<file path="design/flow/run.sh">
#!/bin/bash
# the make line also repeats each setting of config.mk as NAME=value (left out here)
make -C /OpenROAD-flow-scripts/flow DESIGN_CONFIG=/design/flow/config.mk WORK_HOME=/design/flow/orfs CLKGATE_MAP_FILE= finish
</file>
<file path="design/flow/config.mk">
export PLATFORM = sky130hd
export DESIGN_NAME = top_rx_surf
export DESIGN_NICKNAME = top_rx_surf
export VERILOG_FILES = /design/flow/design.v
export SDC_FILE = /design/flow/constraint.sdc
export NUM_CORES = 4
export LEC_CHECK = 0
export CAP_MARGIN = 20
export CORE_MARGIN = 2
export CORE_UTILIZATION = 72
export CTS_CLUSTER_SIZE = 15
export PLACE_DENSITY_LB_ADDON = 0.06
export SLEW_MARGIN = 20
</file>
<file path="design/flow/constraint.sdc">
create_clock -name core_clock -period 10.0 [get_ports {clk}]
set_input_delay 2.0000 -clock core_clock [delete_from_list [all_inputs] [get_ports {clk}]]
set_output_delay 2.0000 -clock core_clock [all_outputs]
set_load 0.01 [all_outputs]
</file>
<file path="design/flow/design.v">
module uart_bps_1(clk,rst_n,cnt_start,bps_sig
    );
    input clk;
    input rst_n;
    input cnt_start;
    output bps_sig;
    reg [12:0]cnt_bps;
    wire bps_sig;
    parameter bps_t = 13'd5207;
    always@(posedge clk or negedge rst_n)
    begin
       if(!rst_n)
       begin
          cnt_bps <= 13'd0;
       end
       else if(cnt_bps == bps_t)
       begin
          cnt_bps <= 13'd0;
       end
       else if(cnt_start)
       begin
          cnt_bps <= cnt_bps + 1'b1;
       end
       else 
       begin
          cnt_bps <= 1'b0;
       end
    end
    assign bps_sig = (cnt_bps ==  13'd2604) ? 1'b1 : 1'b0;   
endmodule
module uart_receive_1(
	input	clk,
	input	rst_n,
	input	clk_bps, 
	input	data_rx, 
	output	reg	rx_int, 
	output	[7:0]	data_tx, 
	output	reg	bps_start	 
    );
reg	[1:0]	rx;
always@(posedge	clk	or	negedge	rst_n)begin
	if(!rst_n)	rx <= 2'b11;
	else	begin
		rx[0]	<=	data_rx;
		rx[1]	<=	rx[0];
	end
end
wire	nege_edge;
	assign nege_edge= rx[1]	&	~rx[0]; 
reg	[3:0]num;
always@(posedge	clk	or	negedge	rst_n)begin
	if(!rst_n)	begin	
		bps_start <= 1'b0;	
		rx_int <= 1'b0;
	end
	else	if(nege_edge)begin
		bps_start <= 1'b1;
		rx_int <= 1'b1;
	end
	else if(num == 4'd10)begin
		bps_start <= 1'b0;	
		rx_int <= 1'b0;
	end
end
reg	[7:0]	rx_data_temp_r; 
reg	[7:0]	rx_data_r; 
always@(posedge	clk	or	negedge	rst_n)begin
	if(!rst_n)	begin	
		rx_data_r	<= 8'd0;
		rx_data_temp_r	<= 8'd0;
		num <= 4'd0;
	end
	else	if(rx_int)begin
		if(clk_bps)begin
			num <= num + 1'b1;
			case(num)
				4'd1: rx_data_temp_r[0] <= data_rx;	 
				4'd2: rx_data_temp_r[1] <= data_rx;	 
				4'd3: rx_data_temp_r[2] <= data_rx;	 
				4'd4: rx_data_temp_r[3] <= data_rx;	 
				4'd5: rx_data_temp_r[4] <= data_rx;	 
				4'd6: rx_data_temp_r[5] <= data_rx;	 
				4'd7: rx_data_temp_r[6] <= data_rx;	 
				4'd8: rx_data_temp_r[7] <= data_rx;	 
				default: ;
			endcase
		end
		else if(num == 4'd10)begin
			rx_data_r	<=rx_data_temp_r;
			num <= 4'd0;
		end
	end
end
assign	data_tx = rx_data_r;
endmodule
module surf_internet_rx(
    input              		clk,
    input              		rst_n,
    input   [7:0]      		data_rx,
	input					rx_int, 
	output					flag_en_1,
	output	reg	[7:0]		addr_daohang_data,	
	output  reg [92:0] 		data_rx_end_internet
);
	reg	[1:0]	rx_int_r;	
	always@(posedge	clk	or	negedge	rst_n)begin
		if(!rst_n)	begin
			rx_int_r[0]	<=	1'b0;
			rx_int_r[1]	<=	1'b0;
		end
		else	begin
			rx_int_r[0]	<=	rx_int;
			rx_int_r[1]	<=	rx_int_r[0];
		end
	end
	wire	nege_edge	= 	rx_int_r[1]	&	~rx_int_r[0]; 
	reg	[7:0]	data_rx_r; 
	always@(posedge	clk	or	negedge	rst_n)begin
		if(!rst_n)	begin
			data_rx_r <= 8'd0;
		end
		else	if(nege_edge)begin
			data_rx_r <= data_rx;
		end
	end
parameter length = 11;  
parameter [length-1 : 0]                          
                S_IDLE    = 11'b0000_0000_001,
                S_State1  = 11'b0000_0000_010,
                S_State2  = 11'b0000_0000_100,
                S_State3  = 11'b0000_0001_000,
                S_State4  = 11'b0000_0010_000,
				S_State5  = 11'b0000_0100_000,
                S_State6  = 11'b0000_1000_000,
				S_State7  = 11'b0001_0000_000,				
                S_State8  = 11'b0010_0000_000,
                S_State9  = 11'b0100_0000_000,				
				S_State10 = 11'b1000_0000_000;
reg [length-1 : 0] c_state;
reg [length-1 : 0] n_state;
always @(posedge clk or negedge rst_n) begin
    if (!rst_n) begin
        c_state <= S_IDLE;  
    end
    else begin
        c_state <= n_state;  
    end
end
always @(*) begin    
    case(c_state)
        S_IDLE   : 
          if (data_rx_r == 8'h64 && nege_edge) 
            n_state = S_State1;
          else 
            n_state = S_IDLE;
        S_State1 :
          if (data_rx_r == 8'h69 && nege_edge) 
            n_state = S_State2;
          else 
            n_state = S_State1;
        S_State2 :
          if (data_rx_r == 8'h73 && nege_edge) 
            n_state = S_State3;
          else  
            n_state = S_State2;
        S_State3 :
          if (data_rx_r == 8'h74 && nege_edge) 
            n_state = S_State4;
          else 
            n_state = S_State3;
        S_State4 :
          if (data_rx_r == 8'h61 && nege_edge) 
            n_state = S_State5;
          else 
            n_state = S_State4; 
		S_State5 :
          if (data_rx_r == 8'h6e && nege_edge) 
            n_state = S_State6;
          else 
            n_state = S_State5;
		S_State6 :
          if (data_rx_r == 8'h63 && nege_edge) 
            n_state = S_State7;
          else 
            n_state = S_State6;			
		S_State7 :
          if (data_rx_r == 8'h65 && nege_edge) 
            n_state = S_State8;
          else 
            n_state = S_State7;			
		S_State8 :
          if (data_rx_r == 8'h22 && nege_edge) 
            n_state = S_State9;
          else 
            n_state = S_State8;	
		S_State9 :
          if (data_rx_r == 8'h3a && nege_edge) 
            n_state = S_State10;
          else 
            n_state = S_State9;		
		S_State10 :
		  if (data_rx_r && nege_edge)
            n_state = S_IDLE;
          else 
            n_state = S_IDLE;
        default :
            n_state = S_IDLE;
    endcase 
end
reg         detected_o;
always @ (posedge clk or negedge rst_n) begin   
	if(!rst_n) begin
		detected_o <= 1'b0;
		end
	else if( c_state == S_State10) begin
		detected_o <= 1'b1;
		end
	else begin
		detected_o <= 1'b0;
		end
	end
	reg [5:0] num;  
	reg	start_reg;
	reg timeout;
always@(posedge clk)
   start_reg <= detected_o;
	reg [7:0] count;
always@(posedge clk or negedge rst_n) begin
   if (!rst_n)
		timeout <= 0;
   else if(start_reg == 0 && detected_o ==1) 
		timeout <= 1;
   else if(count == 8'd85)                   
		timeout <= 0;
   else
		timeout <= timeout;
	end
	reg	[7:0]	data_pickup_r; 
	always@(posedge	clk or negedge rst_n)begin
		if(!rst_n)	begin
			data_pickup_r <= 8'd0;
		end
		else if(timeout) begin
			data_pickup_r <= data_rx_r;                
		end
	end
	always@(posedge clk or negedge rst_n)              
	begin
		if(!rst_n)
			count <= 7;
		else if(data_pickup_r==8'h2C && nege_edge)
			count <= count + 1;
		else if(start_reg == 0 && detected_o ==1)
			count <= 0;
		else
			count <= count;
	end
	always@(posedge	clk	or	negedge	rst_n)
	begin
		if(!rst_n)	
			num	<= 4'd0;
		else if( start_reg == 0 && detected_o ==1 )	
			num <= 0;
		else if( (timeout && nege_edge) || (timeout && start_reg))				
			num <= num + 1'b1;
		else	
			num <= num;
	end
	reg	[79:0]	Latitude;		 
	reg	[87:0]	longitude;		 
	reg	[23:0]	distance_1;	 
	always@(posedge	clk	or	negedge	rst_n)begin
		if(!rst_n)	begin
			Latitude <= 0;						
			longitude <= 0;						
			distance_1 <= 24'b0000_0000_0000_0000_1111_1111;
		end                                                           
		else if(count == 8'd0 && nege_edge && data_pickup_r!=8'h2C && data_pickup_r >= 8'h30 && data_pickup_r <= 8'h39)begin              
			case(num)
				4'd1:	distance_1[23:16] <= data_pickup_r;                     
				4'd2:	distance_1[15:8] <= data_pickup_r;
				4'd3:	distance_1[7:0] <= data_pickup_r;
			default:;	
			endcase
		end
		else if(count == 8'd3&&nege_edge&& data_pickup_r!=8'h2C)begin           
			case(num)
				4'd1:	Latitude[39:32] <= data_pickup_r;
				4'd2:	Latitude[31:24] <= data_pickup_r;
				4'd3:	Latitude[23:16] <= data_pickup_r;
				4'd4:   Latitude[15:8] 	<= data_pickup_r;
				4'd5:	Latitude[7:0]  	<= data_pickup_r;	
			default:;
			endcase
		end
		else begin
			if(count == 8'd5 && nege_edge && data_pickup_r != 8'h2C)begin       
			case(num)
				4'd1:	longitude[39:32] <= data_pickup_r;
				4'd2:	longitude[31:24] <= data_pickup_r;
				4'd3:	longitude[23:16] <= data_pickup_r;
				4'd4:	longitude[15:8]  <= data_pickup_r;
				4'd5:   longitude[7:0]   <= data_pickup_r;	
			default:;
			endcase
			end	
		end
	end			
reg	[8:0]	distance;
	always @(posedge clk)
	begin
		if(data_pickup_r == 8'h2c && num == 3)	 
		distance <= distance_1[19:16]*10 + distance_1[11:8];
		else								 
		distance <= distance_1[19:16]*100 + distance_1[11:8]*10 + distance_1[3:0];
	end	
reg		[23:0]		b0;
reg		[23:0]		b1;
reg		[23:0]		b2;
reg		[23:0]		b3;
reg		[23:0]		b4;
reg		[23:0]		b5;
reg		[23:0]		b6;
reg		[23:0]		b7;
always @(posedge clk or negedge rst_n)
	if(!rst_n)
	begin
	b0 <= 24'd0;
	b1 <= 24'd0;
	b2 <= 24'd0;
	b3 <= 24'd0;
	b4 <= 24'd0;
	b5 <= 24'd0;
	b6 <= 24'd0;
	b7 <= 24'd0;
	end
	else begin
	b0 <= distance_1;
	b1 <= b0;
	b2 <= b1;
	b3 <= b2;
	b4 <= b3;
    b5 <= b4;
    b6 <= b5;
    b7 <= b6;
	end
reg		flag;
always @(*)
	begin
	if( (b7 - b6) == 0  && distance >= 18 && distance <= 227 && num == 3)
	flag = 1;
	else
	flag = 0;
	end
	wire [7:0]	c;
	assign c = flag ? distance[7:0] : 8'd0;
	wire [7:0]	d;
	assign d = (c > 200) ? c+5 : c;
reg		g0;
reg     g1;
always @(posedge clk or negedge rst_n)
	if(!rst_n)
	begin
	g0 <= 1'b0;
	g1 <= 1'b0;
	end
	else 
	begin
	g0 <= flag;
	g1 <= g0;
	end
wire	flag_posedge;
wire	flag_negedge;	
assign flag_posedge= (g0 && ~g1)? 1 : 0;	
assign flag_negedge= (~g0 && g1)? 1 : 0;
reg		[7:0]		cnt;	
always @(posedge clk or negedge rst_n)
	begin
		if(!rst_n)
		cnt <= 8'b0;
		else if(flag_negedge)
		cnt <= 8'b0;
		else if(cnt == 51)
		cnt <= cnt;
		else if(flag)
		cnt <= cnt + 1;
		else
		cnt <= cnt;
	end
assign flag_en = (cnt == 50)?1:0;
parameter length_1 = 12;  
parameter [length_1-1 : 0]                          
                S_IDLE_1_1		= 12'b0000_0000_0001,
                S_State1_1		= 12'b0000_0000_0010,
                S_State2_1		= 12'b0000_0000_0100,
                S_State3_1		= 12'b0000_0000_1000,
                S_State4_1		= 12'b0000_0001_0000,
				S_State5_1		= 12'b0000_0010_0000,
                S_State6_1		= 12'b0000_0100_0000,
				S_State7_1		= 12'b0000_1000_0000,				
                S_State8_1		= 12'b0001_0000_0000,
                S_State9_1		= 12'b0010_0000_0000,				
				S_State10_1		= 12'b0100_0000_0000,
				S_State11_1		= 12'b1000_0000_0000;		
reg [length_1-1 : 0] c_state_1;
reg [length_1-1 : 0] n_state_1;
always @(posedge clk or negedge rst_n) begin
    if (!rst_n) begin
        c_state_1 <= S_IDLE_1_1;  
    end
    else begin
        c_state_1 <= n_state_1;  
    end
end
always @(*) begin    
    case(c_state_1)
        S_IDLE_1_1   : 
          if (data_rx_r == 8'h64 && nege_edge) 
            n_state_1 = S_State1_1;
          else 
            n_state_1 = S_IDLE_1_1;
        S_State1_1 :
          if (data_rx_r == 8'h69 && nege_edge) 
            n_state_1 = S_State2_1;
          else 
            n_state_1 = S_State1_1;
        S_State2_1 :
          if (data_rx_r == 8'h72 && nege_edge) 
            n_state_1 = S_State3_1;
          else  
            n_state_1 = S_State2_1;
        S_State3_1 :
          if (data_rx_r == 8'h65 && nege_edge) 
            n_state_1 = S_State4_1;
          else 
            n_state_1 = S_State3_1;
        S_State4_1 :
          if (data_rx_r == 8'h63 && nege_edge) 
            n_state_1 = S_State5_1;
          else 
            n_state_1 = S_State4_1; 
		S_State5_1 :
          if (data_rx_r == 8'h74 && nege_edge) 
            n_state_1 = S_State6_1;
          else 
            n_state_1 = S_State5_1;
		S_State6_1 :
          if (data_rx_r == 8'h69 && nege_edge) 
            n_state_1 = S_State7_1;
          else 
            n_state_1 = S_State6_1;			
		S_State7_1 :
          if (data_rx_r == 8'h6f && nege_edge) 
            n_state_1 = S_State8_1;
          else 
            n_state_1 = S_State7_1;		
		S_State8_1 :
          if (data_rx_r == 8'h6e && nege_edge) 
            n_state_1 = S_State9_1;
          else 
            n_state_1 = S_State8_1;	
		S_State9_1 :
          if (data_rx_r == 8'h22 && nege_edge) 
            n_state_1 = S_State10_1;
          else 
            n_state_1 = S_State9_1;	
		S_State10_1 :
          if (data_rx_r == 8'h3a && nege_edge) 
            n_state_1 = S_State11_1;
          else 
            n_state_1 = S_State10_1;		
		S_State11_1 :
		  if (data_rx_r && nege_edge)
            n_state_1 = S_IDLE_1_1;
          else 
            n_state_1 = S_IDLE_1_1;
        default :
            n_state_1 = S_IDLE_1_1;
    endcase 
end
reg         		detected_o_1;
always @ (posedge clk or negedge rst_n) begin   
	if(!rst_n) begin
		detected_o_1 <= 1'b0;
		end
	else if( c_state_1 == S_State11_1) begin
		detected_o_1 <= 1'b1;
		end
	else begin
		detected_o_1 <= 1'b0;
		end
	end
	reg [5:0] num_1;  
	reg	start_reg_1;
	reg timeout_1;
always@(posedge clk)
   start_reg_1 <= detected_o_1;
	reg [7:0] count_1;
always@(posedge clk or negedge rst_n) begin
   if (!rst_n)
		timeout_1 <= 0;
   else if(start_reg_1 == 0 && detected_o_1 ==1) 
		timeout_1 <= 1;
   else if(count_1 == 8'd85)                   
		timeout_1 <= 0;
   else
		timeout_1 <= timeout_1;
	end
	reg	[7:0]	data_pickup_r_1; 
	always@(posedge	clk or negedge rst_n)begin
		if(!rst_n)	begin
			data_pickup_r_1 <= 8'd0;
		end
		else if(timeout_1) begin
			data_pickup_r_1 <= data_rx_r;                
		end
	end
	always@(posedge clk or negedge rst_n)              
	begin
		if(!rst_n)
			count_1 <= 7;
		else if(data_pickup_r_1==8'h2C && nege_edge)
			count_1 <= count_1 + 1;
		else if(start_reg_1 == 0 && detected_o_1 ==1)
			count_1 <= 0;
		else
			count_1 <= count_1;
	end
	always@(posedge	clk	or	negedge	rst_n)
	begin
		if(!rst_n)	
			num_1	<= 4'd0;
		else if( start_reg_1 == 0 && detected_o_1 ==1 )	
			num_1 <= 0;
		else if((timeout_1 && nege_edge) || (timeout_1 && start_reg_1))				
			num_1 <= num_1 + 1'b1;
		else	
			num_1 <= num_1;
	end
	reg	[3:0]		direction;	
always@(posedge	clk	or	negedge	rst_n)begin
	if(!rst_n)						
		direction <= 8'b0;                                                         
	else if(count_1 == 8'd0 && nege_edge && data_pickup_r!=8'h2C && data_pickup_r >= 8'h30 && data_pickup_r <= 8'h39)             
		case(num_1)
			4'd1:	direction <= data_pickup_r[3:0];                     
		default:	direction <= 4'b0;	
		endcase
	end
always @(posedge clk or negedge rst_n)
	begin
		if(!rst_n)	
		data_rx_end_internet <= 93'b0000_0000_1000_0000_0000_0000_0000_0000_0000_0000_0000_0000_0000_0000_0000_0000_0000_0000_0000_0000_0000_0000_0000_0;
		else if(flag)
		data_rx_end_internet[92:85] <= d;
		else if(num_1 == 2)
		data_rx_end_internet[83:80] <= direction;
		else
		data_rx_end_internet <= data_rx_end_internet;
	end	
reg		[7:0]		cnt_1;	
always @(posedge clk or negedge rst_n)
	begin
		if(!rst_n)
		cnt_1 <= 8'b0;
		else if(num_1 == 3)
		cnt_1 <= 8'b0;
		else if(cnt_1 == 51)
		cnt_1 <= cnt_1;
		else if(num_1 == 2)
		cnt_1 <= cnt_1 + 1;
		else
		cnt_1 <= cnt_1;
	end
assign flag_en_1 = (cnt_1 == 50)?1:0;	
always @(posedge clk or negedge rst_n)
	begin
	if(!rst_n)
	addr_daohang_data <= 8'b0;
	else if(cnt_1 == 50 )
	addr_daohang_data <= addr_daohang_data + 1'b1;
	else
	addr_daohang_data <= addr_daohang_data;
	end	
endmodule
module top_rx_surf(
	input 			clk,
	input 			rst_n,
	input 			data_rx,
	output			flag_en_1, 
	output [7:0]	addr_daohang_data,
	output [12:0]	data_rx_end_internet
    );
	wire 	[7:0]	data_tx;
	wire	[92:0]	nav_data;
	assign	data_rx_end_internet = nav_data[92:80];
surf_internet_rx u_surf_internet_rx (
    .clk(clk), 
    .rst_n(rst_n), 
    .data_rx(data_tx), 
    .rx_int(rx_int), 
	.flag_en_1(flag_en_1),
	.addr_daohang_data(addr_daohang_data),
    .data_rx_end_internet(nav_data)
    );
uart_bps_1 u_uart_bps_1 (
    .clk(clk), 
    .rst_n(rst_n), 
    .cnt_start(bps_start),
    .bps_sig(clk_bps)
    );
uart_receive_1 u_uart_receive_1 (
    .clk(clk), 
    .rst_n(rst_n), 
    .clk_bps(clk_bps), 
    .data_rx(data_rx), 
    .rx_int(rx_int), 
    .data_tx(data_tx), 
    .bps_start(bps_start)
    );
endmodule
</file>
==> results of run 1 <==
## metrics by stage
step	std cells	cell area [µm²]	utilization, %	worst slack (ns)
after floorplan	1235	15200	-	6.16
after global placement	1514	15700	75.3	5.87
after detailed placement	1514	15700	75.3	5.65
after CTS	1581	17000	81.7	5.63
after global routing	1582	17000	81.8	5.21
final	1582	17000	81.8	5.54
## layout make-up
class / count / area, µm² / share of cell area (%)
Tap cell: 275 / 344 / 2.02
Inverter: 62 / 233 / 1.37
Multi-Input combinational cell: 774 / 5470 / 32.1
Clock inverter: 13 / 243 / 1.42
Timing Repair Buffer: 28 / 297 / 1.74
Clock buffer: 54 / 1080 / 6.34
Sequential cell: 376 / 9380 / 55.0
## layer usage
metal | global-route usage [%] | wire, µm | vias to the layer above
met5 | 0 | 0 | -
met4 | 10.3 | 980 | 0
met3 | 4.83 | 1210 | 75
met2 | 47.3 | 14900 | 252
met1 | 36.8 | 12400 | 4697
li1 | - | - | 4371
==> notes.md, run 1 <==
Physical design

The floorplan step records an initial core utilization of 72.9%. The minimum clock period after layout stands at 4.46 ns. The commonest register cell is sky130_fd_sc_hd__dfrtp_1. The post-cts resize count stands at 0.

Grouping stages by cell kind, the critical path spends the most delay in simple AND/OR/NAND/NOR gates. The depth of the worst register-to-register path stands at 19. Per the detail_route report, DRC violations left total 0. The post-cts hold buffer count stands at 0.

The total of max-cap violations stands at 0. The via count of the first global-routing pass came to 9777. The worst hold margin stands at 0.341 ns.

In this run the tools logged warnings totalling 42. Looking at the clock tree report, the H-tree level count equals 2. The overall global routing resource usage stands at 27.9%. The core area stands at 20800 µm².

The synthesis report lists the Yosys warning total as 7. Looking at the reg2reg group, the worst path ends at u_surf_internet_rx.data_rx_end_internet[89]. Global routing finished with a remaining overflow of 0. For the pin with the worst max-slew slack, the measured transition is 0.927 ns.

The clock slew at the register clock pins of the worst setup and hold paths stands at 0.06 ns. The detail route stage leaves a number of antenna-violating nets equal to 0. The number of antenna violations at the first check in global routing is 0. The delay of the slowest critical-path stage stands at 0.56 ns. The final route contains 9395 vias.

The simple-gate area share of the yosys netlist stands at 12.9%. The switching part of the total stands at 20.4%. After its last routability iteration, the placer logged a weighted congestion of 0.880. Sorting the synthesized cells by area gives the leading types as sky130_fd_sc_hd__dfrtp_1 57%, sky130_fd_sc_hd__ha_1 6.0%, sky130_fd_sc_hd__mux2_2 4.3%. Post-synthesis, Yosys gives the total cell area as 15200 µm². For hold timing, the worst endpoint is u_surf_internet_rx.b1[18]. The combinational share of power stands at 2.0%. The number of cells in Yosys stat stands at 1235. The average wire length per cell after detail routing stands at 18.7 µm. In this run, synthesis inferred 0 flip-flops with an integrated enable. The fmax stands at 224 MHz.

The cell area after synthesis stands at 15200 µm². The combinational power stands at 63.2 µW. TritonCTS built the clock tree. The worst setup path is launched from a flop. The design internal power stands at 2470 µW. The register-to-register setup slack stands at 5.54 ns. Ranked by power, first place goes to registers. After synthesis the netlist holds a flip-flop and latch count of 376. The number of search-and-repair iterations in the first detailed-routing pass stands at 5. The post-CTS repair timing setup buffer count stands at 0. Per the OpenROAD power report, leakage power amounts to 0.00842 µW. The launch point of the critical path was reported as u_surf_internet_rx.b6[6]. The area share of the largest cell type after synthesis stands at 57.2%. The worst hold path begins at u_surf_internet_rx.b0[18].

Among the non-sequential cells, simple AND/OR/NAND/NOR gates take the most area. STA reports the tightest min-delay check as being of type reg -> reg. The mean instance size in the synthesized netlist stands at 12.3 µm². Per the placement log, port buffering inserted 23 buffers.

The number of standard cells after synthesis stands at 1235. The report lists the power per cell area as 182 nW/µm². The arithmetic-cell share of the synthesized area counting full adders, half adders and majority gates stands at 6.94%.

The multiplexer area fraction after synthesis stands at 4.64%. Setup repair after global routing left no endpoint under its margin. The logic depth of the worst setup path including buffers stands at 19. The maximum number of pins on one net before global-route repair stands at 144. The estimated wirelength of the detail-placed design stands at 18800 µm.

The share of power burned in the clock network stands at 47.7%. In the synthesized netlist the async set-or-reset flop fraction comes to 97.1%. After synthesis, the netlist uses 69 different library cells. The relative slew slack stands at 38.2%. The critical path's slowest stage uses the library cell sky130_fd_sc_hd__o311ai_0. In this run the critical register-to-register path is launched from u_surf_internet_rx.b6[6]. The die covers 22200 µm². The xor and xnor area share after synthesis stands at 3.93%. According to the CTS report, the clock sink count is 376.

The share of total power dissipated in sequential elements is 50.2%. The number of nets in the synthesized netlist is 1318. For this run, the detailed router reports a per-instance via density of 5.94.

According to the floorplan report, the die height is 149 µm. The root buffer cell chosen for the clock tree is sky130_fd_sc_hd__clkbuf_16. For reference, the critical path cell chain is inv_1 -> ha_1 -> a211o_1 -> and2_1 -> o311ai_0 -> o21ai_0 -> xor2_1 -> nor4_1 -> nand4_1 -> and4b_1 -> and3_1 -> nand2_1 -> ha_1 -> nand2b_1 -> a211o_1 -> and3_1 -> o211ai_1 -> xnor2_1 -> mux2_2.

STA classifies the critical path endpoint as a flop. The area added between synthesis and finish stands at 12.3%. Counting instances in the post-synthesis netlist gives the leading cell types as 347 x sky130_fd_sc_hd__dfrtp_1, 102 x sky130_fd_sc_hd__nand2_1, 84 x sky130_fd_sc_hd__nor2_1.

For this run, the script counts the antenna cells in the layout as 0. Per the skew report, the later register of the worst-skew pair sees a clock latency of 0.53 ns. According to the floorplan log, the row count is 53.

The maximum clock skew at final layout stands at 0.0302 ns. The top-level port count stands at 25. After Yosys synthesis, AND-OR and OR-AND compound gates account for 7.64% of the synthesized area.

For this run, the post-layout net count is 1362. The number of buffers inserted during clock tree synthesis stands at 37. The filler cells instantiated in the layout total 1128.

The aggregate routed wire length stands at 29500 µm. Per the finish-stage timing summary, setup violations number 0. The power attributed to the clock group stands at 1480 µW. Adding up every negative setup slack in the final design gives 0 ns.

The power report lists the sequential group at 1560 µW. Data on the critical path is required at its endpoint by 10.39 ns. The critical path is of the reg -> reg type. Pins over their slew limit in the final report were tallied at 0.

The clock passes through at most 3 buffers. The share of synthesized area occupied by flip-flops and latches stands at 61.8%. The final cycle utilization of the critical path stands at 44.6%.

The maximum fanout along the worst path stands at 6. In this run the horizontal extent of the chip is 149 µm. The number of buffer and inverter stages on the critical path stands at 1. The reported net switching power stands at 632 µW. The depth of the worst hold-timing path stands at 0. The most critical setup path has its endpoint at u_surf_internet_rx.data_rx_end_internet[89]. sky130_fd_sc_hd__dfrtp_1 takes more of the synthesized area than any other cell. The first-pass GRT wire length stands at 48600 µm. For this run the top cell type by instance count after synthesis was sky130_fd_sc_hd__dfrtp_1.

In this run the VDD rail shows a maximum IR drop of 0.000168 V. After layout, the design draws a total of 3100 µW. Once iteration 0 of detailed routing completed, the report listed 598 DRC markers. The run finished with no timing, DRC or antenna violations.

The final number of hold-violating endpoints stands at 0. The arrival time of data at the worst endpoint is listed as 4.85 ns.
==> run 2: changes to the inputs <==
- CORE_UTILIZATION: 72 -> 57
- CTS_CLUSTER_DIAMETER: unset -> 376
- CTS_CLUSTER_SIZE: 15 -> unset
- PLACE_DENSITY_LB_ADDON: 0.06 -> unset
- clock period: 10.0 -> 7.28 ns (I/O delays scaled with it)
==> run 2 against run 1 <==
Net effect:
- final area increased by 0.54%
- largest power group unchanged
- clock power increased by 38%
- synthesized cell count unchanged
- non-clock buffer count decreased by 1
- critical endpoint unchanged
- cell count increased by 3.9%
- first-iteration DRC count decreased by 14%
- hold slack improved by 0.0026 ns
- flip-flop count unchanged
- worst setup slack got worse by 2.6 ns
- highest routed layer unchanged
==> notes.md, run 2 <==
Physical design

By area the synthesized netlist is led by sky130_fd_sc_hd__dfrtp_1 57%, sky130_fd_sc_hd__ha_1 6.0%, sky130_fd_sc_hd__mux2_2 4.3%. The total number of yosys warnings stands at 7 (unchanged). The maximum fanout along the worst path stands at 6 (unchanged). STA lists the endpoint of the worst register-to-register path as u_surf_internet_rx.data_rx_end_internet[89]. The core utilization at floorplan stands at 58.2% (-15 points). TritonCTS built the clock tree. The clock slew at the register clock pins of the worst setup and hold paths stands at 0.06 ns (about the same). In this run the layout overhead on the synthesized area is reported as 12.9%.

The length of routed met2 wiring is 12000 µm (-20%). The total chip power is 4260 µW (+38%). The layout net count stands at 1363 (+0.073%). The top-level port count stands at 25 (unchanged). The number of antenna violations at the first check in global routing was 0 (unchanged). The design internal power stands at 3390 µW (+37%). The count of input and output buffers stands at 23 (unchanged). The reported net switching power is 871 µW (+38%).

The total nets after synthesis stands at 1318 (unchanged). The total of max-cap violations is 0 (unchanged). The final setup TNS stands at 0 ns (unchanged).

The post-route DRC violation count came to 0 (unchanged). The clock sink count stands at 376 (unchanged). The register-to-register setup slack stands at 2.89 ns (-2.65 ns). The aggregate routed wire length stands at 26500 µm (-10%). The timing report attributes the biggest portion of critical-path delay to AND-OR/OR-AND gates. The total sequential power stands at 2140 µW (+37%). The power attributed to the clock group was 2040 µW (+38%). The number of placement rows stands at 59 (+11%).

The flow ran to the end and the layout has no timing, DRC or antenna violations. The maximum clock path buffer count stands at 3 (unchanged). The worst setup path is launched from a flop. By instance count, the leading cell after synthesis is sky130_fd_sc_hd__dfrtp_1. The number of unique standard cell types used by synthesis is 69 (unchanged). Setup repair after global routing left no endpoint under its margin. The total setup violations reported at the end of the flow came to 0 (unchanged). The number of max-slew violations in the final report is 0 (unchanged). The die outline area stands at 27900 µm² (+26%). The worst path required time is 7.68 ns (-2.71 ns). The final number of hold-violating endpoints stands at 0 (unchanged). The depth of the worst hold-timing path stands at 0 (unchanged). Per the STA report, the cell with the highest stage delay on the worst path is sky130_fd_sc_hd__a2111oi_0. The leakage component of the power stands at 0.00843 µW (+0.15%). The count of inserted antenna diode cells stands at 0 (unchanged).

sky130_fd_sc_hd__dfrtp_1 takes more of the synthesized area than any other cell. The multiplexer area fraction after synthesis was 4.64% (unchanged). Hold analysis lists the worst path endpoint as u_surf_internet_rx.b2[18].

The relative slew slack is 35.8% (-2.5 points). The number of search-and-repair iterations in the first detailed-routing pass was 4 (-1). The overall global routing resource usage is 19.9% (-8.0 points). The arithmetic-cell share of the synthesized area counting full adders, half adders and majority gates stands at 6.94% (unchanged). The number of standard cells after synthesis stands at 1235 (unchanged). The post-synth tally of flip-flops with integrated enable came to 0 (unchanged). The sequential cell area stands at 9380 µm² (unchanged). Looking at the clock tree report, the root buffer type is sky130_fd_sc_hd__clkbuf_16. The fmax was 228 MHz (+1.7%). The violation tally from detailed-route iteration zero stands at 516 (-14%). The stage-log warning count stands at 44 (+4.8%).

Among the non-sequential cells, simple AND/OR/NAND/NOR gates take the most area. The combinational power is 85.1 µW (+35%). The final weighted congestion in routability-driven placement stands at 0.870 (-1.1%). The part of the power in registers stands at 50.2% (about the same). The delay of the slowest critical-path stage stands at 0.76 ns (+0.20 ns). The worst setup path is captured at a flop. The number of cells in Yosys stat stands at 1235 (unchanged). The post-CTS repair timing setup buffer count stands at 0 (unchanged).

The minimum clock period after layout stands at 4.39 ns (-0.0740 ns). The number of fill cells stands at 2013 (+78%). The aggregate global routing overflow is 0 (unchanged). The via count of the first global-routing pass stands at 9027 (-7.7%).

The share of power burned in the clock network came to 47.8% (about the same). The routed via count divided by cell count stands at 5.48 (-7.7%). The startpoint identified for the worst hold timing path is u_surf_internet_rx.b1[18]. The height of the die is 167 µm (+12%). Yosys reports that the most numerous cell types are 347 x sky130_fd_sc_hd__dfrtp_1, 102 x sky130_fd_sc_hd__nand2_1, 84 x sky130_fd_sc_hd__nor2_1.

The compound-cell area share of the yosys netlist was 7.64% (unchanged). The logic depth of the worst setup path including buffers was 18 (-1). The post-cts resize count came to 0 (unchanged). The share of synthesized area occupied by flip-flops and latches came to 61.8% (unchanged).

The first-pass GRT wire length stands at 45500 µm (-6.2%). The simple-gate area share of the yosys netlist was 12.9% (unchanged). The clock insertion delay at the later pin of the skew report came to 0.52 ns (about the same).

The combinational share of power stands at 2.0% (about the same). The area share of the largest cell type after synthesis came to 57.2% (unchanged). The combinational gate area is 5470 µm² (unchanged). The average wire length per cell after detail routing came to 16.1 µm (-14%). The worst register-to-register path begins at u_surf_internet_rx.b7[15].

The met1 wire length came to 13100 µm (+5.7%). The data arrival time of the worst path stands at 4.79 ns (-0.06 ns). The xor and xnor area share after synthesis stands at 3.93% (unchanged).

The chip width stands at 167 µm (+12%). The synthesized chip area reported by yosys is 15200 µm² (unchanged). The min-delay analysis places its worst path in the category reg -> reg. The post-route antenna net violation count stands at 0 (unchanged). The mean instance size in the synthesized netlist is 12.3 µm² (unchanged). The worst ir drop on vdd stands at 0.000240 V (+43%). The maximum clock skew at final layout stands at 0.00936 ns (-0.0208 ns). The final cell utilization of the core stands at 65.7% (-16 points). The number of buffers inserted during clock tree synthesis stands at 39 (+5.4%). The number of vias after detailed routing stands at 9013 (-4.1%).

The cell area after synthesis stands at 15200 µm² (unchanged). The detailed route wirelength on metal3 stands at 889 µm (-26%). The depth of the worst register-to-register path stands at 18 (-1).

The most critical setup path has its endpoint at u_surf_internet_rx.data_rx_end_internet[89]. The final cycle utilization of the critical path stands at 60.3% (+16 points). The number of buffer and inverter stages on the critical path came to 0 (-1). The detailed router used layers up to and including met4. The H-tree depth stands at 2 (unchanged). The fraction of registers with async set or reset after synthesis came to 97.1% (unchanged). The estimated wirelength of the detail-placed design stands at 17900 µm (-4.5%). In the synthesized netlist the dominant register cell turns out to be sky130_fd_sc_hd__dfrtp_1. The power density normalized to cell area was 249 nW/µm² (+37%). Per STA, the startpoint of the critical path is u_surf_internet_rx.b7[15]. The switching part of the total was 20.4% (+0.063 points). The critical path is of the reg -> reg type. The post-cts hold buffer count stands at 0 (unchanged). For reference, the critical path cell chain is ha_1 -> a21o_1 -> o21bai_1 -> or2_2 -> a2111oi_0 -> a211o_1 -> nor4_1 -> nand4_1 -> and4b_1 -> and3_1 -> nand2_1 -> ha_1 -> nand2b_1 -> a211o_1 -> and3_1 -> o211ai_1 -> xnor2_1 -> mux2_2. Ranked by power, first place goes to registers. The maximum number of pins on one net before global-route repair came to 178 (+24%). The transition time of the tightest slew-check pin came to 0.955 ns (+0.0281 ns).

The post-synthesis sequential element count is 376 (unchanged). The core area was 26100 µm² (+25%).
## run 2: stage by stage
stage                     area (µm²)  setup slack [ns]  hold slack, ns  std cells
after global routing           17100              2.61           0.350       1644
final                          17100              2.89           0.344       1644
after detailed placement       15800              2.98           0.335       1574
after global placement         15800              3.13           0.331       1574
after floorplan                15200              3.44           0.331       1235
after CTS                      17100              2.95           0.343       1644
## run 2: final cells by class
class,count,area share (%)
clock inverter,16,1.20
multi-input combinational,774,31.9
tap,335,2.45
sequential,376,54.7
inverter,62,1.36
timing repair buffer,27,1.62
clock buffer,54,6.73
## run 2: routing by layer
metal | GRT usage, % | vias up
met5 | 0 | -
met4 | 5.65 | 0
li1 | - | 4381
met1 | 29.8 | 4476
met3 | 3.21 | 36
met2 | 30.6 | 120
==> run 3: changes to the inputs <==
- ABC_AREA: unset -> 1
- CAP_MARGIN: 20 -> 25
- CORE_MARGIN: 2 -> 3
- CORE_UTILIZATION: 57 -> 59
- CTS_CLUSTER_DIAMETER: 376 -> unset
- MIN_ROUTING_LAYER: unset -> met1
- PLACE_DENSITY: unset -> 0.66
- SETUP_SLACK_MARGIN: unset -> -0.14
- TNS_END_PERCENT: unset -> 5
- clock period: 7.28 -> 5.12 ns (I/O delays scaled with it)
==> run 3 against run 2 <==
Net effect:
- still clean on timing, DRC and antenna
- via count grew 20%
- sequential power up 42%
- clock skew is 0.0096 ns higher
- largest power group unchanged
- wire length is 14% higher
- combinational power rose by 82%
- register-to-register slack lost 1.1 ns
- first-iteration DRC count grew 41%
- highest routed layer unchanged
- final area is 4.4% higher
==> notes.md, run 3 <==
Physical design

The timing report attributes the biggest portion of critical-path delay to buffers and inverters. The post-route antenna net violation count stands at 0 (unchanged). By instance count, the leading cell after synthesis is sky130_fd_sc_hd__nand2_1.

The final setup TNS is 0 ns (unchanged). The top-level port count came to 25 (unchanged). The total of max-cap violations came to 0 (unchanged). The post-cts resize count stands at 0 (unchanged). The power attributed to the clock group stands at 2800 µW (+37%).

The post-CTS repair timing setup buffer count stands at 0 (unchanged). The mean instance size in the synthesized netlist stands at 9.56 µm² (-22%). The total sequential power stands at 3030 µW (+42%). The number of placement rows came to 59 (unchanged). The combinational share of power is 2.6% (+0.6 points).

The routed via count divided by cell count is 5.20 (-5.2%). The multiplexer area fraction after synthesis is 0.424% (-4.2 points). The fmax stands at 295 MHz.

The worst setup path is of the reg -> out kind. The timing report shows that the slowest cell on the worst path is sky130_fd_sc_hd__clkdlybuf4s50_1. The worst path in the final design needs a cycle of 3.39 ns, including I/O delays and setup. The number of buffers inserted during clock tree synthesis stands at 38 (-2.6%). The first-pass GRT wire length was 51500 µm (+13%). Setup repair after global routing left no endpoint under its margin. The worst path required time stands at 4.10 ns (-3.58 ns). The aggregate global routing overflow was 0 (unchanged). The combinational power stands at 155 µW (+82%). The design internal power stands at 4730 µW (+40%).

The stage-log warning count is 42 (-4.5%). The logic depth of the worst setup path including buffers came to 5 (-13). The worst register-to-register path begins at u_surf_internet_rx.b6[7]. The reported net switching power stands at 1250 µW (+44%). The worst ir drop on vdd stands at 0.000257 V (+7.2%).

The post-cts hold buffer count stands at 0 (unchanged). The total number of yosys warnings stands at 7 (unchanged). For this run, the leading register cell type out of synthesis is sky130_fd_sc_hd__dfrtp_1. The chip width stands at 170 µm (+1.9%). The share of synthesized area occupied by flip-flops and latches came to 58.8% (-3.0 points). The area share of the largest cell type after synthesis stands at 54.5% (-2.8 points). The relative slew slack was 42.4% (+6.7 points).

The arithmetic-cell share of the synthesized area counting full adders, half adders and majority gates stands at 6.61% (-0.34 points). The layout net count came to 1804 (+32%). The part of the power in registers stands at 50.6% (+0.4 points). The depth of the worst register-to-register path came to 19 (+1). The maximum clock skew at final layout stands at 0.0189 ns (+0.00955 ns). The xor and xnor area share after synthesis stands at 1.32% (-2.6 points). The synthesized chip area reported by yosys is 15900 µm² (+5.1%). The post-layout instance count excluding filler cells stands at 2084 (+27%).

The depth of the worst hold-timing path stands at 0 (unchanged). The maximum clock path buffer count stands at 3 (unchanged). The height of the die stands at 170 µm (+1.9%). The commonest cells after synthesis are 372 x sky130_fd_sc_hd__nand2_1, 347 x sky130_fd_sc_hd__dfrtp_1, 269 x sky130_fd_sc_hd__inv_1.

The signal on the critical path passes through inv_1 -> nor4_1 -> nand4_1 -> inv_1 -> clkdlybuf4s50_1. The H-tree depth was 2 (unchanged). The number of standard cells after synthesis came to 1668 (+35%). The leakage component of the power stands at 0.00932 µW (+11%). The maximum fanout along the worst path was 6 (unchanged). For reference, the critical path is captured by flag_en_1. The estimated wirelength of the detail-placed design came to 21400 µm (+19%). The delay of the slowest critical-path stage came to 0.56 ns (-0.20 ns). The simple-gate area share of the yosys netlist was 19.1% (+6.3 points). The fraction of registers with async set or reset after synthesis was 97.1% (unchanged). The number of vias after detailed routing came to 10800 (+20%). The violation tally from detailed-route iteration zero is 730 (+41%).

TritonCTS built the clock tree. Per the synthesis report, the dominant area consumer among library cells is sky130_fd_sc_hd__dfrtp_1. The post-synth tally of flip-flops with integrated enable stands at 0 (unchanged). The number of max-slew violations in the final report stands at 0 (unchanged). The power density normalized to cell area stands at 335 nW/µm² (+35%).

For the worst reg-to-reg path, the endpoint reported by OpenROAD is u_surf_internet_rx.data_rx_end_internet[87]. The worst setup path is launched from a flop. The post-route DRC violation count is 0 (unchanged).

The most numerous cell type found on the critical path is sky130_fd_sc_hd__inv_1. The run finished with no timing, DRC or antenna violations. STA lists the startpoint of the worst hold path as u_surf_internet_rx.b5[1]. Checking hold timing, the worst path is listed with class reg -> reg. The core area stands at 26300 µm² (+0.85%). The worst setup path is captured at an output pin. The post-synthesis sequential element count is 376 (unchanged).

Per report_power, the top consumer among the power groups is registers. The final weighted congestion in routability-driven placement stands at 0.936 (+7.5%). The register-to-register setup slack stands at 1.82 ns (-1.07 ns).

The cell area after synthesis came to 15900 µm² (+5.1%). The data arrival time of the worst path stands at 2.37 ns (-2.42 ns). The switching part of the total was 20.9% (+0.49 points). The count of input and output buffers came to 23 (unchanged). The number of cells in Yosys stat was 1668 (+35%). The number of placed instances, taps included came to 2016 (+28%). The area added between synthesis and finish stands at 12.2%. The clock slew at the register clock pins of the worst setup and hold paths stands at 0.06 ns (about the same).

The transition time of the tightest slew-check pin stands at 0.863 ns (-0.0915 ns). The endpoint of the worst hold path is reported as u_surf_internet_rx.b6[1]. The clock sink count stands at 376 (unchanged). The compound-cell area share of the yosys netlist came to 6.73% (-0.91 points). The via count of the first global-routing pass was 10800 (+20%). By area the synthesized netlist is led by sky130_fd_sc_hd__dfrtp_1 54%, sky130_fd_sc_hd__nand2_1 8.8%, sky130_fd_sc_hd__inv_1 6.3%.

Of the combinational cells, the family taking the most area is simple AND/OR/NAND/NOR gates. The clock insertion delay at the later pin of the skew report is 0.53 ns (about the same). The total nets after synthesis came to 1751 (+33%). The count of inserted antenna diode cells is 0 (unchanged). The maximum number of pins on one net before global-route repair stands at 117 (-34%). The die outline area is 29000 µm² (+3.9%). The final cycle utilization of the critical path stands at 66.3% (+6.0 points). The number of search-and-repair iterations in the first detailed-routing pass stands at 5 (+1). The launch point of the critical path was reported as u_surf_internet_rx.cnt_1[4]. The total setup violations reported at the end of the flow was 0 (unchanged). The number of unique standard cell types used by synthesis stands at 50 (-28%).

The number of buffer and inverter stages on the critical path came to 3 (+3). The final number of hold-violating endpoints stands at 0 (unchanged). The share of power burned in the clock network stands at 46.8% (-1.0 points). The overall global routing resource usage is 21.7% (+1.7 points).

In this run the clock root is driven by a sky130_fd_sc_hd__clkbuf_16. The average wire length per cell after detail routing was 14.5 µm (-10%). The core utilization at floorplan stands at 60.7% (+2.4 points). The aggregate routed wire length came to 30200 µm (+14%). The number of antenna violations at the first check in global routing is 0 (unchanged).
[run 3: layer usage]
metal	vias to the layer above	part of all wire, %	GRT usage (%)
met5	-	0	0
met4	0	1.6	4.97
met3	44	3.4	3.11
met2	175	49	37.4
met1	5175	46	29.4
li1	5434	-	-
[run 3: final cells by class]
class | instances | area [µm²]
Sequential cell | 376 | 9380
Fill cell | 2084 | 8400
Multi-Input combinational cell | 1000 | 5460
Clock buffer | 55 | 1040
Inverter | 276 | 1040
Tap cell | 335 | 419
Timing Repair Buffer | 29 | 305
Clock inverter | 13 | 241
[run 3: through the flow]
stage	util [%]	setup WS, ns	total power (µW)	hold slack, ns	area, µm²
5_1_grt	68.0	1.48	6220	0.352	17900
3_3_place_gp	63.1	1.87	3240	0.331	16600
3_5_place_dp	63.1	1.87	3240	0.335	16600
6_report	68.0	1.73	5990	0.340	17900
4_1_cts	68.0	1.70	6070	0.341	17900
2_1_floorplan	-	2.30	3160	0.331	15900
==> run 4: changes to the inputs <==
- ABC_AREA: 1 -> unset
- CAP_MARGIN: 25 -> 20
- CELL_PAD_IN_SITES_GLOBAL_PLACEMENT: unset -> 2
- CORE_MARGIN: 3 -> 2
- CORE_UTILIZATION: 59 -> 72
- HOLD_SLACK_MARGIN: unset -> -0.05
- MAX_ROUTING_LAYER: unset -> met4
- MIN_ROUTING_LAYER: met1 -> unset
- PLACE_DENSITY: 0.66 -> 0.73
- SETUP_SLACK_MARGIN: -0.14 -> 0.41
- TNS_END_PERCENT: 5 -> unset
- clock period: 5.12 -> 10.0 ns (I/O delays scaled with it)
==> run 4 against run 3 <==
Net effect:
- the flow now stops in global placement without I/O
- synthesized cell count decreased by 26%
- die area shrank 23%
- area after synthesis decreased by 4.8%
==> notes.md, run 4 <==
Implementation progress

The run stopped with a tool error. The stage where the run came to a stop is global placement without I/O. The first error in the log reads "[ERROR GPL-0301] Utilization 112.017 % exceeds 100%". The number of unique standard cell types used by synthesis stands at 69 (+38%).

The most used flip-flop cell after synthesis is sky130_fd_sc_hd__dfrtp_1. The mean instance size in the synthesized netlist is 12.3 µm² (+29%). By count the netlist is led by 347 x sky130_fd_sc_hd__dfrtp_1, 102 x sky130_fd_sc_hd__nand2_1, 84 x sky130_fd_sc_hd__nor2_1. The arithmetic-cell share of the synthesized area counting full adders, half adders and majority gates came to 6.94% (+0.34 points). The compound-cell area share of the yosys netlist stands at 7.64% (+0.91 points). The post-synthesis sequential element count stands at 376 (unchanged). The total nets after synthesis was 1318 (-25%). Per the synthesis report, the dominant area consumer among library cells is sky130_fd_sc_hd__dfrtp_1.

The core utilization at floorplan is 72.9% (+12 points). The simple-gate area share of the yosys netlist was 12.9% (-6.3 points). The number of standard cells after synthesis was 1235 (-26%). The height of the die came to 149 µm (-12%). The cell area after synthesis stands at 15200 µm² (-4.8%). The most common cell in the synthesized netlist is sky130_fd_sc_hd__dfrtp_1. The die outline area stands at 22200 µm² (-23%). The synthesis run identifies the leading combinational cell family as simple AND/OR/NAND/NOR gates. The xor and xnor area share after synthesis stands at 3.93% (+2.6 points). The number of placement rows is 53 (-10%). The core area stands at 20800 µm² (-21%). The area share of the largest cell type after synthesis was 57.2% (+2.8 points).

Yosys attributes the largest share of cell area to sky130_fd_sc_hd__dfrtp_1 57%, sky130_fd_sc_hd__ha_1 6.0%, sky130_fd_sc_hd__mux2_2 4.3%. The chip width stands at 149 µm (-12%). The multiplexer area fraction after synthesis stands at 4.64% (+4.2 points). The fraction of registers with async set or reset after synthesis came to 97.1% (unchanged). The share of synthesized area occupied by flip-flops and latches stands at 61.8% (+3.0 points).

The total number of yosys warnings stands at 7 (unchanged). The post-synth tally of flip-flops with integrated enable stands at 0 (unchanged). The number of cells in Yosys stat came to 1235 (-26%).

The synthesized chip area reported by yosys was 15200 µm² (-4.8%).
==> run 5: changes to the inputs <==
- CELL_PAD_IN_SITES_GLOBAL_PLACEMENT: 2 -> unset
- CORE_ASPECT_RATIO: unset -> 0.55
- CORE_UTILIZATION: 72 -> 42
- HOLD_SLACK_MARGIN: -0.05 -> unset
- MAX_ROUTING_LAYER: met4 -> met5
- MIN_ROUTING_LAYER: unset -> met1
- PLACE_DENSITY: 0.73 -> unset
- PLACE_DENSITY_LB_ADDON: unset -> 0.19
- SETUP_SLACK_MARGIN: 0.41 -> -0.28
- clock period: 10.0 -> 5.33 ns (I/O delays scaled with it)
==> run 5 against run 4 <==
Net effect:
- the run now finishes clean
- die area grew 70%
- synthesized cell count unchanged
- area after synthesis did not move
==> notes.md, run 5 <==
Physical design

The run finished with no timing, DRC or antenna violations. In this run the worst path has a maximum fanout of 6. The number of warnings reported in the stage logs is 44. The logic depth of the worst setup path including buffers stands at 18. The reported net switching power stands at 1200 µW.

Clock-pin slew was measured on the worst setup and hold paths at 0.07 ns. Once detail routing completed, the nets flagged for antenna violations numbered 0. The compound-cell area share of the yosys netlist stands at 7.64% (unchanged). The share of synthesized area occupied by flip-flops and latches stands at 61.8% (unchanged).

The height of the die stands at 145 µm (-2.8%). OpenSTA lists the critical path startpoint as u_surf_internet_rx.b6[6]. The critical path goes through inv_1 -> ha_1 -> a211o_1 -> and2_1 -> o311ai_0 -> o21ai_0 -> a21boi_0 -> a2bb2oi_1 -> o211ai_1 -> and3_1 -> nand2_1 -> ha_1 -> nand2b_1 -> a211o_1 -> and3_1 -> o211ai_1 -> xnor2_1 -> mux2_2. The post-synthesis sequential element count stands at 376 (unchanged). The fraction of registers with async set or reset after synthesis is 97.1% (unchanged). The count of inserted antenna diode cells stands at 0.

The switching part of the total stands at 20.5%. The number of cells in Yosys stat is 1235 (unchanged). The post-cts hold buffer count stands at 0. After layout, the worst path uses 83.4% of the clock period. The design internal power stands at 4640 µW. The relative slew slack stands at 35.8%.

The post-CTS repair timing setup buffer count stands at 0. The overall global routing resource usage stands at 15.6%. In the power breakdown, the biggest contributor is registers.

The delay of the slowest critical-path stage stands at 0.48 ns. The final cell utilization of the core stands at 48.6%. The power report attributes to the sequential group a share of 50.0%. The number of standard cells after synthesis came to 1235 (unchanged). The worst hold margin stands at 0.343 ns. The routed layout has 9003 vias. The total setup violations reported at the end of the flow stands at 0. The clock sink count stands at 376. The total sequential power stands at 2920 µW.

Looking at the hold checks, the worst path lands on u_surf_internet_rx.b6[18]. The total number of yosys warnings stands at 7 (unchanged). Per the hold report, the tightest min-delay path originates at u_surf_internet_rx.b5[18].

The data arrival time of the worst path stands at 4.85 ns. For the worst flop-to-flop path, the logic depth is 18. The power report puts the leakage power at 0.00839 µW.

The xor and xnor area share after synthesis was 3.93% (unchanged). The OpenROAD report gives the critical path a required time of 5.73 ns. The simple-gate area share of the yosys netlist stands at 12.9% (unchanged).

Per the post-place timing report, worst setup slack is 0.973 ns. The most critical setup path has its endpoint at u_surf_internet_rx.data_rx_end_internet[89]. The aggregate routed wire length stands at 28300 µm. During I/O placement, the number of pins put on the boundary was 25. After the last flow step, the layout net total stands at 1359. The first global-routing pass estimated 47800 µm of wire. STA lists the endpoint of the worst register-to-register path as u_surf_internet_rx.data_rx_end_internet[89]. The worst ir drop on vdd stands at 0.000225 V.

STA classifies the critical path startpoint as a flop. After routing the design area is 17300 µm². The multiplexer area fraction after synthesis is 4.64% (unchanged). At the end of routability-driven placement, the weighted congestion stood at 0.884. The worst hold path passes through 0 cells. Max-cap violations in this run came to 0. The via count of the first global-routing pass was 9014. The number of unique standard cell types used by synthesis stands at 69 (unchanged). The pre-antenna-repair detailed-routing pass consisted of 5 iterations.

By area, the combinational part of the netlist is dominated by simple AND/OR/NAND/NOR gates. The number of antenna violations at the first check in global routing came to 0. Between the synthesized netlist and the finished layout, the area growth was recorded as 13.8%.

Per the skew report, the later register of the worst-skew pair sees a clock latency of 0.52 ns. The cell area after synthesis stands at 15200 µm² (unchanged). The routed design shows a via density per instance of 5.06. The number of placement rows stands at 51 (-3.8%). Looking at the clock tree report, the maximum root-to-sink buffer count equals 3.

By startpoint and endpoint, the worst setup path is classified as reg -> reg. Setup repair after global routing left no endpoint under its margin. The total nets after synthesis is 1318 (unchanged). In this run the critical register-to-register path is launched from u_surf_internet_rx.b6[6]. Pins over their slew limit in the final report were tallied at 0. The combinational share of power stands at 2.1%.

Combinational power for this build is 120 µW. The minimum clock period after layout stands at 4.45 ns. On the critical path the largest part of the delay comes from AND-OR/OR-AND gates.

Looking at the clock tree report, the root buffer type is sky130_fd_sc_hd__clkbuf_16. The post-detailed-placement cell area stands at 16000 µm². The chip width stands at 260 µm (+74%). The die outline area stands at 37700 µm² (+70%). Along the critical path, the tally of buffer and inverter instances is 1. Per the placement log, port buffering inserted 23 buffers.

TritonCTS built the clock tree. Per the summary, power density relative to cell area is 338 nW/µm². The register-to-register setup slack stands at 0.88 ns. The power attributed to the clock group stands at 2800 µW. The transition time of the tightest slew-check pin stands at 0.954 ns. The most frequently used library cell after synthesis is sky130_fd_sc_hd__dfrtp_1. The post-cts resize count stands at 0. By count the netlist is led by 347 x sky130_fd_sc_hd__dfrtp_1, 102 x sky130_fd_sc_hd__nand2_1, 84 x sky130_fd_sc_hd__nor2_1.

Looking at the cell usage after synthesis, the top flip-flop cell is sky130_fd_sc_hd__dfrtp_1. The core utilization at floorplan came to 42.8% (-30 points). The maximum clock skew at final layout stands at 0.0165 ns. The H-tree depth stands at 2. The biggest area contributor in the post-synthesis netlist is sky130_fd_sc_hd__dfrtp_1. The post-route DRC violation count stands at 0. The worst setup path is captured at a flop. The mean instance size in the synthesized netlist is 12.3 µm² (unchanged). For this block, the initial DRC count from the detailed router was 669.

Global routing finished with a remaining overflow of 0. According to the hold report, the worst path is of the reg -> reg type. After routing, the total negative slack on setup checks comes to 0 ns. For reference, the top cells by area after synthesis are sky130_fd_sc_hd__dfrtp_1 57%, sky130_fd_sc_hd__ha_1 6.0%, sky130_fd_sc_hd__mux2_2 4.3%. The arithmetic-cell share of the synthesized area counting full adders, half adders and majority gates is 6.94% (unchanged). The CTS report gives the tree buffer count as 35. The setup slack of the critical path after layout stands at 0.882 ns. The area share of the largest cell type after synthesis stands at 57.2% (unchanged). The synthesized chip area reported by yosys is 15200 µm² (unchanged).

The core area stands at 35500 µm² (+70%). The final number of hold-violating endpoints stands at 0. The post-synth tally of flip-flops with integrated enable came to 0 (unchanged). Among all stages on the critical path, the largest delay is contributed by sky130_fd_sc_hd__a21boi_0. The average wire length per cell after detail routing stands at 15.9 µm. The flow reports an fmax of 225 MHz. The flow reports that the clock network draws 47.9% of the design power. The estimated wirelength of the detail-placed design stands at 19700 µm.

The maximum number of pins on one net before global-route repair stands at 121.
## run 5: final cells by class
type	instances	area [µm²]
fill	3206	18200
inverter	62	233
clock buffer	43	956
tap	477	597
timing repair buffer	27	290
sequential	376	9380
clock inverter	19	340
multi-input combinational	774	5470
## run 5: layer usage
layer,vias to the layer above,global-route usage [%],share of wire (%),wire length [µm]
li1,4373,-,-,-
met1,4451,26.1,56,15800
met2,145,20.0,38,10800
met3,34,3.74,4.8,1370
met4,0,3.20,1.3,373
met5,-,0,0,0
## run 5: per-stage QoR
stage               cells  total power, µW
floorplan            1235             3020
detailed placement   1716             3100
global placement     1716             3090
global route         1778             6060
CTS                  1778             5920
finish               1778             5840
==> run 6: changes to the inputs <==
- ABC_AREA: unset -> 1
- CAP_MARGIN: 20 -> 40
- CORE_ASPECT_RATIO: 0.55 -> unset
- CORE_UTILIZATION: 42 -> 72
- CTS_CLUSTER_DIAMETER: unset -> 393
- CTS_CLUSTER_SIZE: unset -> 15
- HOLD_SLACK_MARGIN: unset -> 0.3
- MAX_ROUTING_LAYER: met5 -> unset
- MIN_ROUTING_LAYER: met1 -> unset
- PLACE_DENSITY_LB_ADDON: 0.19 -> 0.06
- SETUP_SLACK_MARGIN: -0.28 -> 0.57
- TNS_END_PERCENT: unset -> 5
- clock period: 5.33 -> 2.8 ns (I/O delays scaled with it)
==> run 6 against run 5 <==
Net effect:
- now fails the layout checks on negative setup slack
- critical path depth increased by 3
- register-to-register slack got worse by 1.4 ns
- final area increased by 10%
- flip-flop count unchanged
- power increased by 68%
- combinational power increased to 2.7 times the previous value
- worst setup slack got worse by 1.4 ns
- hold slack got worse by 0.0074 ns
- via count increased by 43%
- clock skew increased by 0.016 ns
- non-clock buffer count increased by 107
- area after synthesis increased by 5.1%
- critical path type unchanged
- critical endpoint unchanged
- largest cell class unchanged
- highest routed layer unchanged
==> notes.md, run 6 <==
Physical design

The chip width stands at 153 µm (-41%). The switching part of the total came to 23.1% (+2.6 points). The overall global routing resource usage stands at 36.4% (+21 points). The core utilization at floorplan stands at 73.3% (+31 points). The number of placed instances, taps included stands at 2045 (+19%). Setup repair after global routing could not meet its margin everywhere. The flow ran to the end, but the layout failed its checks. The register-to-register setup slack stands at -0.50 ns (-1.38 ns). The area added between synthesis and finish stands at 19.3%. The combinational power stands at 322 µW (+170%). The number of search-and-repair iterations in the first detailed-routing pass is 6 (+1). The core area stands at 21800 µm² (-39%). The depth of the worst register-to-register path came to 21 (+3). The routed via count divided by cell count came to 6.09 (+20%). The mean instance size in the synthesized netlist is 9.56 µm² (-22%). The slowest stage of the critical path belongs to the cell sky130_fd_sc_hd__dfrtp_1.

The number of antenna violations at the first check in global routing stands at 0 (unchanged). The clock slew at the register clock pins of the worst setup and hold paths came to 0.07 ns (about the same). The fraction of registers with async set or reset after synthesis is 97.1% (unchanged). The clock sink count stands at 376 (unchanged). The leakage component of the power is 0.00970 µW (+16%). The height of the die came to 153 µm (+5.4%).

The xor and xnor area share after synthesis came to 1.32% (-2.6 points). The aggregate routed wire length came to 45300 µm (+60%). The number of max-slew violations in the final report came to 0 (unchanged).

The transition time of the tightest slew-check pin stands at 0.592 ns (-0.362 ns). TritonCTS built the clock tree. The final weighted congestion in routability-driven placement was 0.926 (+4.7%). The highest metal layer carrying signal wires in the routed design is met4. In this run the worst setup path terminates at u_surf_internet_rx.data_rx_end_internet[89].

The maximum clock path buffer count stands at 3 (unchanged). The total of max-cap violations stands at 0 (unchanged). The launch point of the critical path was reported as u_surf_internet_rx.b6[2]. The first-pass GRT wire length stands at 67600 µm (+41%). The maximum fanout along the worst path stands at 8 (+2). The total nets after synthesis came to 1751 (+33%). The number of buffer and inverter stages on the critical path is 2 (+1).

The number of unique standard cell types used by synthesis stands at 50 (-28%). The maximum clock skew at final layout stands at 0.0321 ns (+0.0156 ns). The via count of the first global-routing pass was 13000 (+45%). The part of the power in registers is 56.5% (+6.5 points). The cell area after synthesis came to 15900 µm² (+5.1%). Looking at the setup timing report, the critical path kind is reg -> reg. The met1 wire length stands at 15900 µm (+0.17%). For the worst reg-to-reg path, the endpoint reported by OpenROAD is u_surf_internet_rx.data_rx_end_internet[89].

The post-layout instance count excluding filler cells stands at 2120 (+19%). In the synthesized netlist the dominant register cell turns out to be sky130_fd_sc_hd__dfrtp_1. The final cycle utilization of the critical path was 118% (+34 points). The reported net switching power came to 2260 µW (+89%). The stage-log warning count is 43 (-2.3%). The multiplexer area fraction after synthesis stands at 0.424% (-4.2 points).

STA classifies the critical path startpoint as a flop. The data arrival time of the worst path stands at 3.75 ns (-1.10 ns). The violation tally from detailed-route iteration zero stands at 1708 (+160%). The synthesized chip area reported by yosys stands at 15900 µm² (+5.1%). The estimated wirelength of the detail-placed design is 25300 µm (+28%). Looking at the clock tree report, the root buffer type is sky130_fd_sc_hd__clkbuf_16.

In the hold report, the worst path ends at u_surf_internet_rx.b1[6]. Grouping stages by cell kind, the critical path spends the most delay in simple AND/OR/NAND/NOR gates. The total sequential power was 5540 µW (+90%). The number of placement rows stands at 54 (+5.9%). Looking at the reg2reg group, the worst path starts from u_surf_internet_rx.b6[2]. In the power breakdown, the biggest contributor is registers.

The simple-gate area share of the yosys netlist stands at 19.1% (+6.3 points). The H-tree depth stands at 1 (-1). Per STA, the worst path is made up of inv_2 -> ha_4 -> nand2_2 -> nand2_2 -> inv_2 -> nand3b_1 -> nand2_2 -> and3_4 -> nand3_1 -> nor3_2 -> nand4_1 -> nor3_2 -> and2_4 -> nand3_4 -> ha_4 -> nand2_2 -> nand4_1 -> nand2_2 -> nand2_4 -> o21ai_2 -> nand3_1. The share of power burned in the clock network stands at 40.2% (-7.7 points). The count of input and output buffers is 23 (unchanged). After synthesis, the largest family of logic cells by area is simple AND/OR/NAND/NOR gates.

The post-synth tally of flip-flops with integrated enable stands at 0 (unchanged). The top-level port count stands at 25 (unchanged). In the post-synthesis netlist, the biggest area contributors are sky130_fd_sc_hd__dfrtp_1 54%, sky130_fd_sc_hd__nand2_1 8.8%, sky130_fd_sc_hd__inv_1 6.3%. The total setup violations reported at the end of the flow is 13 (+13). The minimum clock period after layout came to 3.30 ns (-1.15 ns). The clock insertion delay at the later pin of the skew report was 0.58 ns (+0.06 ns).

The maximum number of pins on one net before global-route repair was 77 (-36%). The count of inserted antenna diode cells is 0 (unchanged). Sorting the synthesized cells by how often they occur yields 372 x sky130_fd_sc_hd__nand2_1, 347 x sky130_fd_sc_hd__dfrtp_1, 269 x sky130_fd_sc_hd__inv_1. By instance count, the cell type seen most on the critical path is sky130_fd_sc_hd__nand2_2. The delay of the slowest critical-path stage stands at 0.39 ns (-0.09 ns). The design internal power is 7540 µW (+62%). sky130_fd_sc_hd__dfrtp_1 takes more of the synthesized area than any other cell. The post-synthesis sequential element count was 376 (unchanged). The relative slew slack stands at 60.5% (+25 points). The number of cells in Yosys stat was 1668 (+35%). The worst ir drop on vdd stands at 0.000614 V (+170%). The post-route DRC violation count stands at 0 (unchanged). The total number of yosys warnings came to 7 (unchanged). The most frequently used library cell after synthesis is sky130_fd_sc_hd__nand2_1.

The arithmetic-cell share of the synthesized area counting full adders, half adders and majority gates stands at 6.61% (-0.34 points). STA lists the startpoint of the worst hold path as u_surf_internet_rx.b0[6]. The worst setup path is captured at a flop. The worst setup timing slack at the placement stage came to -0.400 ns (-1.37 ns). The share of synthesized area occupied by flip-flops and latches stands at 58.8% (-3.0 points). The worst path required time was 3.26 ns (-2.47 ns). Note that the worst hold path type here is reg -> reg. The final number of hold-violating endpoints was 0 (unchanged).

The detailed route wirelength on metal3 stands at 3260 µm (+140%). The average wire length per cell after detail routing stands at 21.4 µm (+34%). The number of standard cells after synthesis is 1668 (+35%). The area share of the largest cell type after synthesis was 54.5% (-2.8 points). The compound-cell area share of the yosys netlist was 6.73% (-0.91 points).

The post-route antenna net violation count is 0 (unchanged). The logic depth of the worst setup path including buffers stands at 21 (+3). The depth of the worst hold-timing path was 0 (unchanged).

The number of buffers inserted during clock tree synthesis stands at 29 (-17%). The power attributed to the clock group stands at 3940 µW (+41%). The die outline area was 23300 µm² (-38%).

The fmax stands at 303 MHz (+35%). The aggregate global routing overflow stands at 0 (unchanged). The layout net count stands at 1900 (+40%).

The length of routed met2 wiring came to 22600 µm (+110%). The layout checks failed on negative setup slack. The power density normalized to cell area came to 516 nW/µm² (+52%). The combinational share of power stands at 3.3% (+1.2 points). The number of vias after detailed routing stands at 12900 (+43%).

The setup slack of the critical path after layout is -0.495 ns (-1.38 ns).
-- run 6: through the flow --
step | hold WS [ns] | total power, µW | utilization, % | instance area (µm²) | setup TNS (ns)
2_1_floorplan | 0.264 | 5770 | - | 16100 | 0
3_3_place_gp | 0.331 | 5920 | 79.8 | 17400 | -1.64
3_5_place_dp | 0.335 | 5930 | 79.8 | 17400 | -2.73
4_1_cts | 0.338 | 9740 | 85.7 | 18600 | -1.52
5_1_grt | 0.333 | 10100 | 87.4 | 19000 | -5.31
6_report | 0.335 | 9800 | 87.4 | 19000 | -3.57
-- run 6: timing repair --
item	CTS	global route
pin swaps	57	35
hold buffers	1	0
resized	99	80
endpoints found under the setup margin	27	51
setup buffers	13	7
hold endpoints to repair	54	0
-- run 6: area by class of cell --
cell class / count / area [µm²]
timing repair buffer: 134 / 1140
multi-input combinational: 1000 / 6240
inverter: 276 / 1050
fill: 971 / 2750
clock buffer: 52 / 812
clock inverter: 2 / 36.3
sequential: 376 / 9380
tap: 280 / 350
-- run 6: per-layer routing --
metal | vias to the layer above | global-route usage [%]
met5 | - | 0
met1 | 6211 | 44.6
met4 | 0 | 18.9
met3 | 292 | 4.18
li1 | 5619 | -
met2 | 783 | 64.3
Power is estimated from default activity; no workload was simulated.
